==> flow/design.v <==
module exponent_multiplier (
    i_clk, i_rst_n,
    i_load, i_start, i_select,
    i_A, i_B,
    o_done, led_select, o_P,
	seg_i_A_ten, seg_i_A_unit, 
	seg_i_B_ten, seg_i_B_unit, 
	seg_o_P_thousand, seg_o_P_hundred, seg_o_P_ten, seg_o_P_unit
);
    input wire i_clk, i_rst_n;
    input wire i_load, i_start, i_select;
    input [3:0] i_A, i_B;
    output reg o_done, led_select;
    output reg [29:0] o_P;
	output reg [6:0] seg_i_A_ten, seg_i_A_unit;
	output reg [6:0] seg_i_B_ten, seg_i_B_unit;
	output reg [6:0] seg_o_P_thousand, seg_o_P_hundred, seg_o_P_ten, seg_o_P_unit;
    parameter IDLE = 3'b000, LOAD = 3'b001, CALC = 3'b010, FINISH = 3'b011;
    reg [2:0] current_state;
    reg [3:0] reg_A, reg_B;
	reg [3:0] led_reg_A, led_reg_B;
    reg [19:0] reg_A_shift;
    reg [29:0] reg_P_exp;
    reg [7:0] reg_P_mul;
    reg [3:0] counter_exp;
    reg [2:0] index_bit_B;
    reg exp_done, mul_done;
    always @(posedge i_clk or negedge i_rst_n) begin
        if (!i_rst_n) begin
            reg_A <= 4'b0;
            reg_B <= 4'b0;
            reg_P_exp <= 30'b1;
            reg_P_mul <= 8'b0;
            reg_A_shift <= 20'b0;
			led_reg_A <= 4'b0;	
			led_reg_B <= 4'b0;	
            o_done <= 0;
			led_select <= 0;
            o_P <= 30'b0;
            counter_exp <= 4'b0;
            index_bit_B <= 3'b0;
            exp_done <= 0;
            mul_done <= 0;
            current_state <= IDLE;
        end
        else begin
            case (current_state)
                IDLE: begin
                    reg_A <= 4'b0;
                    reg_B <= 4'b0;
                    reg_P_exp <= 30'b1;
                    reg_P_mul <= 8'b0;
                    reg_A_shift <= 20'b0;
                    o_done <= 0;
					led_select <= 0;
                    o_P <= 30'b0;
                    counter_exp <= 4'b0;
                    index_bit_B <= 3'b0;
                    exp_done <= 0;
                    mul_done <= 0;
                    if (!i_load) begin 
                        reg_A <= i_A;
						led_reg_A <= i_A;
                        reg_B <= i_B;
						led_reg_B <= i_B;
                        reg_A_shift <= {16'b0, i_A};
                        current_state <= LOAD;
                    end                    
                end    
                LOAD: begin                    
                    current_state <= (!i_start) ? CALC : LOAD;
                end
                CALC: begin
                    if (i_start) begin
                        if (!exp_done) begin
                            if (counter_exp < reg_B) begin
                                reg_P_exp <= reg_P_exp * reg_A;
                                counter_exp <= counter_exp + 1;
                            end
                            else begin
                                exp_done <= 1;
                            end
                        end
                        if (!mul_done) begin
                            if (index_bit_B < 4) begin
                                if (reg_B[index_bit_B]) begin
                                    reg_P_mul <= reg_P_mul + reg_A_shift[7:0];
                                end
                                reg_A_shift <= reg_A_shift << 1;
                                index_bit_B <= index_bit_B + 1;
                            end
                            else begin
                                mul_done <= 1;
                            end
                        end
                        if (exp_done && mul_done) begin
                            current_state <= FINISH;
                        end
                    end
                end
                FINISH: begin
                    o_done <= 1;
                    led_select <= !i_select;
                    if (!i_select) begin
                        o_P <= reg_P_exp;
                    end
                    else if (i_select) begin
                        o_P <= {22'b0, reg_P_mul};
                    end
                    if (!i_start) begin
                        current_state <= IDLE;
                    end
                end
            endcase
        end
    end
	always @(*) begin                 
		case (led_reg_A % 10)
			4'd0: seg_i_A_unit = 7'b1000000;
			4'd1: seg_i_A_unit = 7'b1111001;
			4'd2: seg_i_A_unit = 7'b0100100;
			4'd3: seg_i_A_unit = 7'b0110000;
			4'd4: seg_i_A_unit = 7'b0011001;
			4'd5: seg_i_A_unit = 7'b0010010;
			4'd6: seg_i_A_unit = 7'b0000010;
			4'd7: seg_i_A_unit = 7'b1111000;
			4'd8: seg_i_A_unit = 7'b0000000;
			4'd9: seg_i_A_unit = 7'b0010000;
			default: seg_i_A_unit = 7'b1000000;
		endcase
		case (led_reg_A / 10)
			4'd0: seg_i_A_ten = 7'b1000000;
			4'd1: seg_i_A_ten = 7'b1111001;
			4'd2: seg_i_A_ten = 7'b0100100;
			4'd3: seg_i_A_ten = 7'b0110000;
			4'd4: seg_i_A_ten = 7'b0011001;
			4'd5: seg_i_A_ten = 7'b0010010;
			4'd6: seg_i_A_ten = 7'b0000010;
			4'd7: seg_i_A_ten = 7'b1111000;
			4'd8: seg_i_A_ten = 7'b0000000;
			4'd9: seg_i_A_ten = 7'b0010000;
			default: seg_i_A_ten = 7'b1000000;
		endcase
		case (led_reg_B % 10)
			4'd0: seg_i_B_unit = 7'b1000000;
			4'd1: seg_i_B_unit = 7'b1111001;
			4'd2: seg_i_B_unit = 7'b0100100;
			4'd3: seg_i_B_unit = 7'b0110000;
			4'd4: seg_i_B_unit = 7'b0011001;
			4'd5: seg_i_B_unit = 7'b0010010;
			4'd6: seg_i_B_unit = 7'b0000010;
			4'd7: seg_i_B_unit = 7'b1111000;
			4'd8: seg_i_B_unit = 7'b0000000;
			4'd9: seg_i_B_unit = 7'b0010000;
			default: seg_i_B_unit = 7'b1000000;
		endcase
		case (led_reg_B / 10)
			4'd0: seg_i_B_ten = 7'b1000000;
			4'd1: seg_i_B_ten = 7'b1111001;
			4'd2: seg_i_B_ten = 7'b0100100;
			4'd3: seg_i_B_ten = 7'b0110000;
			4'd4: seg_i_B_ten = 7'b0011001;
			4'd5: seg_i_B_ten = 7'b0010010;
			4'd6: seg_i_B_ten = 7'b0000010;
			4'd7: seg_i_B_ten = 7'b1111000;
			4'd8: seg_i_B_ten = 7'b0000000;
			4'd9: seg_i_B_ten = 7'b0010000;
			default: seg_i_B_ten = 7'b1000000;
		endcase
		case (o_P % 10)
			4'd0: seg_o_P_unit = 7'b1000000;
			4'd1: seg_o_P_unit = 7'b1111001;
			4'd2: seg_o_P_unit = 7'b0100100;
			4'd3: seg_o_P_unit = 7'b0110000;
			4'd4: seg_o_P_unit = 7'b0011001;
			4'd5: seg_o_P_unit = 7'b0010010;
			4'd6: seg_o_P_unit = 7'b0000010;
			4'd7: seg_o_P_unit = 7'b1111000;
			4'd8: seg_o_P_unit = 7'b0000000;
			4'd9: seg_o_P_unit = 7'b0010000;
			default: seg_o_P_unit = 7'b1000000;
		endcase
		case ((o_P / 10) % 10)
			4'd0: seg_o_P_ten = 7'b1000000;
			4'd1: seg_o_P_ten = 7'b1111001;
			4'd2: seg_o_P_ten = 7'b0100100;
			4'd3: seg_o_P_ten = 7'b0110000;
			4'd4: seg_o_P_ten = 7'b0011001;
			4'd5: seg_o_P_ten = 7'b0010010;
			4'd6: seg_o_P_ten = 7'b0000010;
			4'd7: seg_o_P_ten = 7'b1111000;
			4'd8: seg_o_P_ten = 7'b0000000;
			4'd9: seg_o_P_ten = 7'b0010000;
			default: seg_o_P_ten = 7'b1000000;
		endcase
		case ((o_P / 100) % 10)
			4'd0: seg_o_P_hundred = 7'b1000000;
			4'd1: seg_o_P_hundred = 7'b1111001;
			4'd2: seg_o_P_hundred = 7'b0100100;
			4'd3: seg_o_P_hundred = 7'b0110000;
			4'd4: seg_o_P_hundred = 7'b0011001;
			4'd5: seg_o_P_hundred = 7'b0010010;
			4'd6: seg_o_P_hundred = 7'b0000010;
			4'd7: seg_o_P_hundred = 7'b1111000;
			4'd8: seg_o_P_hundred = 7'b0000000;
			4'd9: seg_o_P_hundred = 7'b0010000;
			default: seg_o_P_hundred = 7'b1000000;
		endcase
		case ((o_P / 1000) % 10)
			4'd0: seg_o_P_thousand = 7'b1000000;
			4'd1: seg_o_P_thousand = 7'b1111001;
			4'd2: seg_o_P_thousand = 7'b0100100;
			4'd3: seg_o_P_thousand = 7'b0110000;
			4'd4: seg_o_P_thousand = 7'b0011001;
			4'd5: seg_o_P_thousand = 7'b0010010;
			4'd6: seg_o_P_thousand = 7'b0000010;
			4'd7: seg_o_P_thousand = 7'b1111000;
			4'd8: seg_o_P_thousand = 7'b0000000;
			4'd9: seg_o_P_thousand = 7'b0010000;
			default: seg_o_P_thousand = 7'b1000000;		
		endcase
    end
endmodule
Settings: LEC_CHECK=0, ABC_AREA=1, CAP_MARGIN=20, CORE_MARGIN=2, CORE_UTILIZATION=72, CTS_CLUSTER_DIAMETER=340, CTS_CLUSTER_SIZE=99, PLACE_DENSITY=0.85, SETUP_SLACK_MARGIN=-1.38, SLEW_MARGIN=20, TNS_END_PERCENT=20; clock period 49.7 ns.
run.sh (not shown) runs the stock make flow with config.mk's settings and CLKGATE_MAP_FILE=.
The baseline finished but failed the layout checks on negative setup slack.
Then changed:
ABC_AREA = unset   (was 1)
CORE_UTILIZATION = 25   (was 72)
CTS_CLUSTER_DIAMETER = unset   (was 340)
CTS_CLUSTER_SIZE = unset   (was 99)
PLACE_DENSITY = 0.6   (was 0.85)
SETUP_SLACK_MARGIN = unset   (was -1.38)
TNS_END_PERCENT = unset   (was 20)
clock period = 48.9 ns   (was 49.7 ns; I/O delays follow)
Effect: The changed run went through all stages and came out clean. Die size grows to 2.8 times its value. Hold slack gets better by 0.012 ns. Final cell count shrinks by a few percent. Via count shrinks by roughly a tenth. Global-route usage shrinks by 21 points. Count of clock-buffer cells in the layout does not change.
Then changed:
CORE_UTILIZATION = 40   (was 25)
GPL_ROUTABILITY_DRIVEN = 0   (was unset)
GPL_TIMING_DRIVEN = 0   (was unset)
PLACE_DENSITY = unset   (was 0.6)
clock period = 50.0 ns   (was 48.9 ns; I/O delays follow)
=>
- The changed run went through all stages and came out clean
- flip-flop count does not change
- routed wire length went down by a few percent
- count of clock-buffer cells in the layout is unchanged
- area after synthesis stays the same
- clock skew came out lower by 0.011 ns
- register-to-register slack improved by 0.63 ns
Then changed:
ABC_AREA = 1   (was unset)
CTS_CLUSTER_SIZE = 16   (was unset)
GPL_ROUTABILITY_DRIVEN = unset   (was 0)
GPL_TIMING_DRIVEN = unset   (was 0)
PLACE_DENSITY = 0.95   (was unset)
Now the flow never finished: it broke off in 5_1_grt, error GRT-0232.
Die area climbs by 0.87%.
Synthesized area goes up by about 0.9%.
Synthesized cell count climbs by about 24%.
Then changed:
ABC_AREA = unset   (was 1)
CTS_CLUSTER_DIAMETER = 193   (was unset)
CTS_CLUSTER_SIZE = 100   (was 16)
PLACE_DENSITY = 0.9   (was 0.95)
This time the run ran to the end with no violations.
Synthesized area came out lower by 0.87%.
Die area goes down by 0.86%.
Synthesized cell count falls by 20%.
